==> amber <==
==> flow/design.v (excerpt) <==
module ifft_top 
     (
         input   wire           clk           ,                 
         input   wire           rst           ,                 
		 input   wire           ifft_enable   ,                 
		 input   wire  [15:0]   in_0_real     ,                 
         input   wire  [15:0]   in_1_real     ,                 
         input   wire  [15:0]   in_2_real     ,                 
         input   wire  [15:0]   in_3_real     ,                 
         input   wire  [15:0]   in_4_real     ,                 
         input   wire  [15:0]   in_5_real     ,                 
         input   wire  [15:0]   in_6_real     ,                 
         input   wire  [15:0]   in_7_real     ,                 
         input   wire  [15:0]   in_8_real     ,                 
         input   wire  [15:0]   in_9_real     ,                 
         input   wire  [15:0]   in_10_real    ,                 
         input   wire  [15:0]   in_11_real    ,                 
		 input   wire  [15:0]   in_0_imag     ,                 
         input   wire  [15:0]   in_1_imag     ,                 
         input   wire  [15:0]   in_2_imag     ,                 
         input   wire  [15:0]   in_3_imag     ,                 
         input   wire  [15:0]   in_4_imag     ,                 
         input   wire  [15:0]   in_5_imag     ,                 
         input   wire  [15:0]   in_6_imag     ,                 
         input   wire  [15:0]   in_7_imag     ,                 
         input   wire  [15:0]   in_8_imag     ,                 
         input   wire  [15:0]   in_9_imag     ,                 
         input   wire  [15:0]   in_10_imag    ,                 
         input   wire  [15:0]   in_11_imag    ,                 
		 output  wire  [15:0]   ifft_out_real ,                 
		 output  wire  [15:0]   ifft_out_imag ,                 
		 output  wire           finish                          
     );
Settings: LEC_CHECK=0, CAP_MARGIN=20, CORE_MARGIN=2, CORE_UTILIZATION=71, CTS_CLUSTER_DIAMETER=131, CTS_CLUSTER_SIZE=24, HOLD_SLACK_MARGIN=0.3, SETUP_SLACK_MARGIN=1.89, SLEW_MARGIN=20, TNS_END_PERCENT=60; clock period 12.9 ns.
run.sh (not shown) runs the stock make flow with config.mk's settings and CLKGATE_MAP_FILE=.
==> ember: changes against amber <==
Settings changed: CORE_UTILIZATION 71 to 52, CTS_CLUSTER_DIAMETER 131 to default, CTS_CLUSTER_SIZE 24 to default, HOLD_SLACK_MARGIN 0.3 to default, SETUP_SLACK_MARGIN 1.89 to 3.12, TNS_END_PERCENT 60 to 10.
==> flow/constraint.sdc (replaced) <==
create_clock -name core_clock -period 11.0 [get_ports {clk}]
set_input_delay 2.2000 -clock core_clock [delete_from_list [all_inputs] [get_ports {clk}]]
set_output_delay 2.2000 -clock core_clock [all_outputs]
set_load 0.01 [all_outputs]
==> summary of the runs <==
ember reached the layout checks and failed them: negative setup slack. amber ran to the end with violations: negative setup slack. Against ember, the utilization of amber is higher by 19 points. Of ember and amber, ember has the higher clock power (gap 96%, measured against amber). Between ember and amber, the lower sequential share of layout area is in ember (gap 1.8 points). In amber the first-iteration DRC count is larger than in ember, by 52%. Of ember and amber, amber has the higher worst setup slack (gap 1.5 ns). Against ember, the worst hold slack of amber is better by 0.039 ns. Final area: amber is lower than ember (about 5%). Critical path depth is the same in amber and ember. Of amber and ember, ember has the higher die size (gap about 27%, measured against ember). Of ember and amber, ember has the higher total power (gap about 40%, measured against amber).
==> figures <==
item                                                                       amber                     ember
Run status                                              finished with violations  finished with violations
Violated checks                                             negative setup slack      negative setup slack
Instance count after placement with tap cells included                     9,802                    10,600
Internal power contribution                                              5100 µW                   7200 µW
Placed cell area                                                      91,600 µm²                94,400 µm²
Via total after detailed routing                                          62,000                    59,900
Chip Area                                                            116,000 µm²               158,000 µm²
Largest fanout of any net on the critical path                                16                         7
Number of nets at the end of the flow                                      9,984                    10,300
# H-tree levels                                                                2                         3
Number of clock buffers inserted by TritonCTS                                 55                       121
Die Span Y                                                                341 µm                    398 µm
Static leakage                                                         0.0422 µW                 0.0446 µW
Area used by multi-input combinational logic                          44,500 µm²                44,600 µm²
Final Instance Area                                                   95,500 µm²               101,000 µm²
Sequential standard cell area                                         33,000 µm²                32,900 µm²
Sequential portion of the cell area                                        34.5%                     32.7%
Pre-CTS worst setup slack                                              -0.342 ns                  -1.83 ns
Highest cell delay on the worst timing path                              0.56 ns                   0.59 ns
Detailed-route vias per instance                                            6.19                      5.49
Worst Skew                                                             0.0431 ns                  0.144 ns
Tally of non-filler cells in the final layout                             10,000                    10,900
Clock net power                                                          2030 µW                   3980 µW

==> job 5113: inputs <==
Starting RTL as in the previous note.
==> flow/design.v (excerpt) <==
module ifft_top 
     (
         input   wire           clk           ,                 
         input   wire           rst           ,                 
		 input   wire           ifft_enable   ,                 
		 input   wire  [15:0]   in_0_real     ,                 
         input   wire  [15:0]   in_1_real     ,                 
         input   wire  [15:0]   in_2_real     ,                 
         input   wire  [15:0]   in_3_real     ,                 
         input   wire  [15:0]   in_4_real     ,                 
         input   wire  [15:0]   in_5_real     ,                 
         input   wire  [15:0]   in_6_real     ,                 
         input   wire  [15:0]   in_7_real     ,                 
         input   wire  [15:0]   in_8_real     ,                 
         input   wire  [15:0]   in_9_real     ,                 
         input   wire  [15:0]   in_10_real    ,                 
         input   wire  [15:0]   in_11_real    ,                 
		 input   wire  [15:0]   in_0_imag     ,                 
         input   wire  [15:0]   in_1_imag     ,                 
         input   wire  [15:0]   in_2_imag     ,                 
         input   wire  [15:0]   in_3_imag     ,                 
         input   wire  [15:0]   in_4_imag     ,                 
         input   wire  [15:0]   in_5_imag     ,                 
         input   wire  [15:0]   in_6_imag     ,                 
         input   wire  [15:0]   in_7_imag     ,                 
         input   wire  [15:0]   in_8_imag     ,                 
         input   wire  [15:0]   in_9_imag     ,                 
         input   wire  [15:0]   in_10_imag    ,                 
         input   wire  [15:0]   in_11_imag    ,                 
		 output  wire  [15:0]   ifft_out_real ,                 
		 output  wire  [15:0]   ifft_out_imag ,                 
  ...
export LEC_CHECK = 0
export CAP_MARGIN = 20
export CELL_PAD_IN_SITES_GLOBAL_PLACEMENT = 0
export CORE_ASPECT_RATIO = 1.12
export CORE_MARGIN = 2
export CORE_UTILIZATION = 71
export CTS_CLUSTER_SIZE = 65
export GPL_ROUTABILITY_DRIVEN = 1
export GPL_TIMING_DRIVEN = 1
export MAX_ROUTING_LAYER = met4
export MIN_ROUTING_LAYER = met1
export PLACE_DENSITY_LB_ADDON = 0.01
export SETUP_SLACK_MARGIN = -0.55
export SLEW_MARGIN = 15
export TNS_END_PERCENT = 40
create_clock -name core_clock -period 7.48 [get_ports {clk}]
==> job 2261 (differences from job 5113) <==
Settings changed: CORE_UTILIZATION 71 to 72, MAX_ROUTING_LAYER met4 to met5, SETUP_SLACK_MARGIN -0.55 to 0.36.
==> flow/constraint.sdc (replaced) <==
create_clock -name core_clock -period 12.1 [get_ports {clk}]
set_input_delay 2.4200 -clock core_clock [delete_from_list [all_inputs] [get_ports {clk}]]
set_output_delay 2.4200 -clock core_clock [all_outputs]
set_load 0.01 [all_outputs]
==> job 4375 (differences from job 5113) <==
Settings changed: ABC_AREA set to 1, CORE_UTILIZATION 71 to 58, CTS_CLUSTER_SIZE 65 to 61, GPL_ROUTABILITY_DRIVEN 1 to 0, PLACE_DENSITY set to 0.42, PLACE_DENSITY_LB_ADDON 0.01 to unset, SETUP_SLACK_MARGIN -0.55 to 2.65, TNS_END_PERCENT 40 to 100.
==> flow/constraint.sdc (replaced) <==
create_clock -name core_clock -period 13.4 [get_ports {clk}]
set_input_delay 2.6800 -clock core_clock [delete_from_list [all_inputs] [get_ports {clk}]]
set_output_delay 2.6800 -clock core_clock [all_outputs]
set_load 0.01 [all_outputs]
==> comparison table <==
item                                                                                     job 5113                job 2261                 job 4375
Result of the run                                                        finished with violations  stopped before the end  complete, no violations
Stage where the flow stopped                                                                    -                 5_1_grt                        -
Violated checks                                                                      setup timing                       -                        -
Crit Path Max Fanout                                                                           18                       -                       18
Buf+Inv Stages, Crit Path                                                                      12                       -                       14
Flop area                                                                              33,000 um2                       -               33,000 um2
Cell count after synthesis                                                                  7,677                   7,677                    8,720
Setup total negative slack                                                          -1,513,540 ps                       -                     0 ps
Core Util, Final                                                                            89.3%                       -                    69.8%
Worst r2r path cells                                                                           37                       -                       45
Library cell contributing the largest single delay on the critical path                      fa_1                       -                     fa_1
Number of warnings in the stage logs                                                           92                       -                      105
Combinational share of power                                                                 4.8%                       -                     5.1%
Worst reg2reg setup slack                                                                -3270 ps                       -                  3950 ps
CP endpoint kind                                                                      output port                       -              output port
Horizontal die size                                                                        323 um                  320 um                   361 um
Kind of critical path                                                                     reg2out                       -                  reg2out
Non-clk bufs                                                                                1,473                       -                      862
Startpoint type of the worst setup path                                                      flop                       -                     flop
Maximum clock skew at final layout                                                        75.6 ps                       -                   114 ps
Multi-input gate share of the layout cell area                                              44.4%                       -                    44.6%
Adder share                                                                                 25.0%                   25.0%                    24.4%
Count of instantiated cells in the yosys netlist                                            7,677                   7,677                    8,720
Num tapcells                                                                                1,518                       -                    1,850
Switching power                                                                           3.21 mW                       -                  1.70 mW

==> run a: inputs <==
Starting RTL as in the previous note.
Settings: LEC_CHECK=0, CAP_MARGIN=10, CORE_MARGIN=2, CORE_UTILIZATION=40, CTS_CLUSTER_SIZE=65, HOLD_SLACK_MARGIN=0.03, MIN_ROUTING_LAYER=met2, PLACE_DENSITY_LB_ADDON=0.28, SLEW_MARGIN=20; clock period 7.79 ns.
==> inputs of run b, as changes to run a <==
==> flow/config.mk (replaced) <==
export PLATFORM = sky130hd
export DESIGN_NAME = ifft_top
export DESIGN_NICKNAME = ifft_top
export VERILOG_FILES = /design/flow/design.v
export SDC_FILE = /design/flow/constraint.sdc
export NUM_CORES = 4
export LEC_CHECK = 0
export CAP_MARGIN = 20
export CELL_PAD_IN_SITES_DETAIL_PLACEMENT = 2
export CORE_MARGIN = 9
export CORE_UTILIZATION = 63
export GPL_TIMING_DRIVEN = 1
export PLACE_DENSITY = 0.46
export SLEW_MARGIN = 20
==> flow/constraint.sdc (replaced) <==
create_clock -name core_clock -period 13.4 [get_ports {clk}]
set_input_delay 2.6800 -clock core_clock [delete_from_list [all_inputs] [get_ports {clk}]]
set_output_delay 2.6800 -clock core_clock [all_outputs]
set_load 0.01 [all_outputs]
==> summary of the runs <==
- Run a completed, yet does not pass: negative setup slack. Run b failed in detailed placement (3_5_place_dp) with DPL-0033.
- Synthesized cell count is the same in run a and run b.
- Synthesized area is the same in run a and run b.
- Against run b, the die size of run a is higher by about 45%.
==> figures <==
metric                                                                         run a                              run b
Total cells reported by yosys after synthesis                                  7,677                              7,677
Main synth FF type                                                          edfxtp_1                           edfxtp_1
Share of flip-flops with an asynchronous set or reset                          0.340                              0.340
Yosys reg bits                                                                 1,163                              1,163
Area fraction in compound gates after synthesis                               0.0630                             0.0630
Number of enable flip-flop cells                                                 768                                768
Chip width                                                                    453 µm                             376 µm
Adder Area Share                                                               0.250                              0.250
Result of the run                                         complete, but fails checks             stopped before the end
Last stage reached                                                                 -  detailed placement (3_5_place_dp)
Reasons for failing layout checks                               negative setup slack                                  -
Count of input and output buffers                                                419                                419
Post-Synth XOR/XNOR Area                                                      0.0202                             0.0202
Post-synth mux share                                                          0.0689                             0.0689
Die Y-Extent                                                                  453 µm                             376 µm
Simple-gate share of the synthesized area                                      0.121                              0.121
Routability-driven placement congestion ratio                                   1.03                               1.02
Fraction of the core area occupied by cells at floorplan                       0.403                              0.639
Area of the mapped netlist                                                0.0807 mm²                         0.0807 mm²
Std cell rows                                                                    164                                130
Synth Area per Inst                                                         10.5 µm²                           10.5 µm²
Die area                                                                   0.205 mm²                          0.141 mm²
Core region area                                                           0.200 mm²                          0.126 mm²

==> inputs of exp/willow <==
ifft_top again, from the RTL that the note above started with.
Settings: LEC_CHECK=0, CAP_MARGIN=20, CELL_PAD_IN_SITES_GLOBAL_PLACEMENT=1, CORE_ASPECT_RATIO=1.12, CORE_MARGIN=2, CORE_UTILIZATION=60, CTS_CLUSTER_SIZE=65, GPL_ROUTABILITY_DRIVEN=0, GPL_TIMING_DRIVEN=0, MAX_ROUTING_LAYER=met5, MIN_ROUTING_LAYER=met1, SETUP_SLACK_MARGIN=2.65, SLEW_MARGIN=15, TNS_END_PERCENT=100; clock period 12.9 ns.
==> inputs of exp/quartz, as changes to exp/willow <==
CELL_PAD_IN_SITES_GLOBAL_PLACEMENT = default   (was 1)
CORE_ASPECT_RATIO = default   (was 1.12)
CORE_UTILIZATION = 9   (was 60)
CTS_CLUSTER_SIZE = default   (was 65)
GPL_ROUTABILITY_DRIVEN = default   (was 0)
GPL_TIMING_DRIVEN = default   (was 0)
MAX_ROUTING_LAYER = default   (was met5)
MIN_ROUTING_LAYER = default   (was met1)
SETUP_SLACK_MARGIN = default   (was 2.65)
SLEW_MARGIN = 20   (was 15)
TNS_END_PERCENT = default   (was 100)
==> flow/constraint.sdc (replaced) <==
create_clock -name core_clock -period 16.3 [get_ports {clk}]
set_input_delay 3.2600 -clock core_clock [delete_from_list [all_inputs] [get_ports {clk}]]
set_output_delay 3.2600 -clock core_clock [all_outputs]
set_load 0.01 [all_outputs]
==> results <==
Result of the run: exp/willow complete, but fails checks; exp/quartz no timing/DRC/antenna violations
Reasons for failing layout checks: exp/willow negative setup slack; exp/quartz -
Antenna diode count: exp/willow 48; exp/quartz 17
Endpoints failing setup: exp/willow 29; exp/quartz 0
Slew of the pin with the lowest slew margin: exp/willow 1.30 ns; exp/quartz 1.11 ns
Insertion delay to the later sink of the worst-skew pair: exp/willow 0.82 ns; exp/quartz 0.95 ns
Post-CTS setup buffers: exp/willow 188; exp/quartz 0
Bufs w/o clock: exp/willow 1118; exp/quartz 617
Total power: exp/willow 7810 µW; exp/quartz 6290 µW
Global Route met1 Usage: exp/willow 0.508; exp/quartz 0.0764
Drt pass-1 iters: exp/willow 8; exp/quartz 6
Final-layout fill cell count: exp/willow 9577; exp/quartz 102000
GRT met3 Usage: exp/willow 0.108; exp/quartz 0.0103
Flop share of the area: exp/willow 0.336; exp/quartz 0.316
Overall via count from detail_route: exp/willow 62400; exp/quartz 56700
Count of tool warnings: exp/willow 89; exp/quartz 105
Avg Vias per Cell: exp/willow 5.97; exp/quartz 2.84
Switching power total: exp/willow 1740 µW; exp/quartz 1400 µW
Inst Count DP: exp/willow 9939; exp/quartz 19800
Effective utilization at floorplan: exp/willow 0.604; exp/quartz 0.0904
Crit Path Max Fanout: exp/willow 7; exp/quartz 30

==> v9 <==
Starting RTL as in the previous note.
clock: 13.4 ns
lec_check: 0
abc_area: 1
cap_margin: 20
cell_pad_in_sites_global_placement: 0
core_aspect_ratio: 1.12
core_margin: 2
core_utilization: 58
cts_cluster_size: 61
gpl_routability_driven: 1
gpl_timing_driven: 1
max_routing_layer: met5
min_routing_layer: met1
place_density: 0.42
setup_slack_margin: 2.65
slew_margin: 15
tns_end_percent: 100
==> v39 (differences from v9) <==
==> flow/config.mk (replaced) <==
export PLATFORM = sky130hd
export DESIGN_NAME = ifft_top
export DESIGN_NICKNAME = ifft_top
export VERILOG_FILES = /design/flow/design.v
export SDC_FILE = /design/flow/constraint.sdc
export NUM_CORES = 4
export LEC_CHECK = 0
export CAP_MARGIN = 20
export CORE_MARGIN = 2
export CORE_UTILIZATION = 58
export SETUP_SLACK_MARGIN = 2.52
export SLEW_MARGIN = 20
==> flow/constraint.sdc (replaced) <==
create_clock -name core_clock -period 8.72 [get_ports {clk}]
set_input_delay 1.7440 -clock core_clock [delete_from_list [all_inputs] [get_ports {clk}]]
set_output_delay 1.7440 -clock core_clock [all_outputs]
set_load 0.01 [all_outputs]
==> comparison table <==
Run status: v39 failed layout checks; v9 complete, no violations
Layout check failures: v39 setup timing; v9 -
Endpoint with the worst hold slack: v39 p2s_imag.r_5[15]$_DFFE_PN0P_; v9 p2s_imag.r_1[0]$_DFFE_PN0P_
Met2 usage: v39 59.6%; v9 61.5%
Multi-input logic portion of the cell area: v39 44.2%; v9 44.5%
Total half-perimeter wirelength after legalization and detailed placement: v39 203000 um; v9 204000 um
Cell-internal power: v39 9.22 mW; v9 5.90 mW
Largest vdd supply drop: v39 183 uV; v9 122 uV
Core region area: v39 138000 um^2; v9 141000 um^2
Xor/xnor share: v39 2.02%; v9 0.950%
Layout Utilization: v39 73.5%; v9 70.3%
Clk tree area frac: v39 3.92%; v9 3.81%
Met3 routed WL: v39 24400 um; v9 25400 um
Setup total negative slack: v39 -660.61 ns; v9 0 ns
Min Hold Slack: v39 0.433 ns; v9 0.420 ns
Width of the die: v39 377 um; v9 361 um
Met2 routed WL: v39 125000 um; v9 132000 um
Number of DRC markers in iteration 0: v39 6120; v9 6661
Post-Place Cell Area: v39 94400 um^2; v9 90900 um^2
DR vias/cell: v39 5.70; v9 5.78
Buffer share of cell area: v39 13.2%; v9 9.07%
FF/Latch Area: v39 33000 um^2; v9 33000 um^2
Number of antenna violations at the first check in global routing: v39 48; v9 52
Count of standard-cell rows: v39 136; v9 146
Launch point of the worst reg-to-reg path: v39 control_unit.current_state[2]$_DFF_PN0_; v9 control_unit.current_state[1]$_DFF_PN0_
Power is estimated from default activity; no workload was simulated.
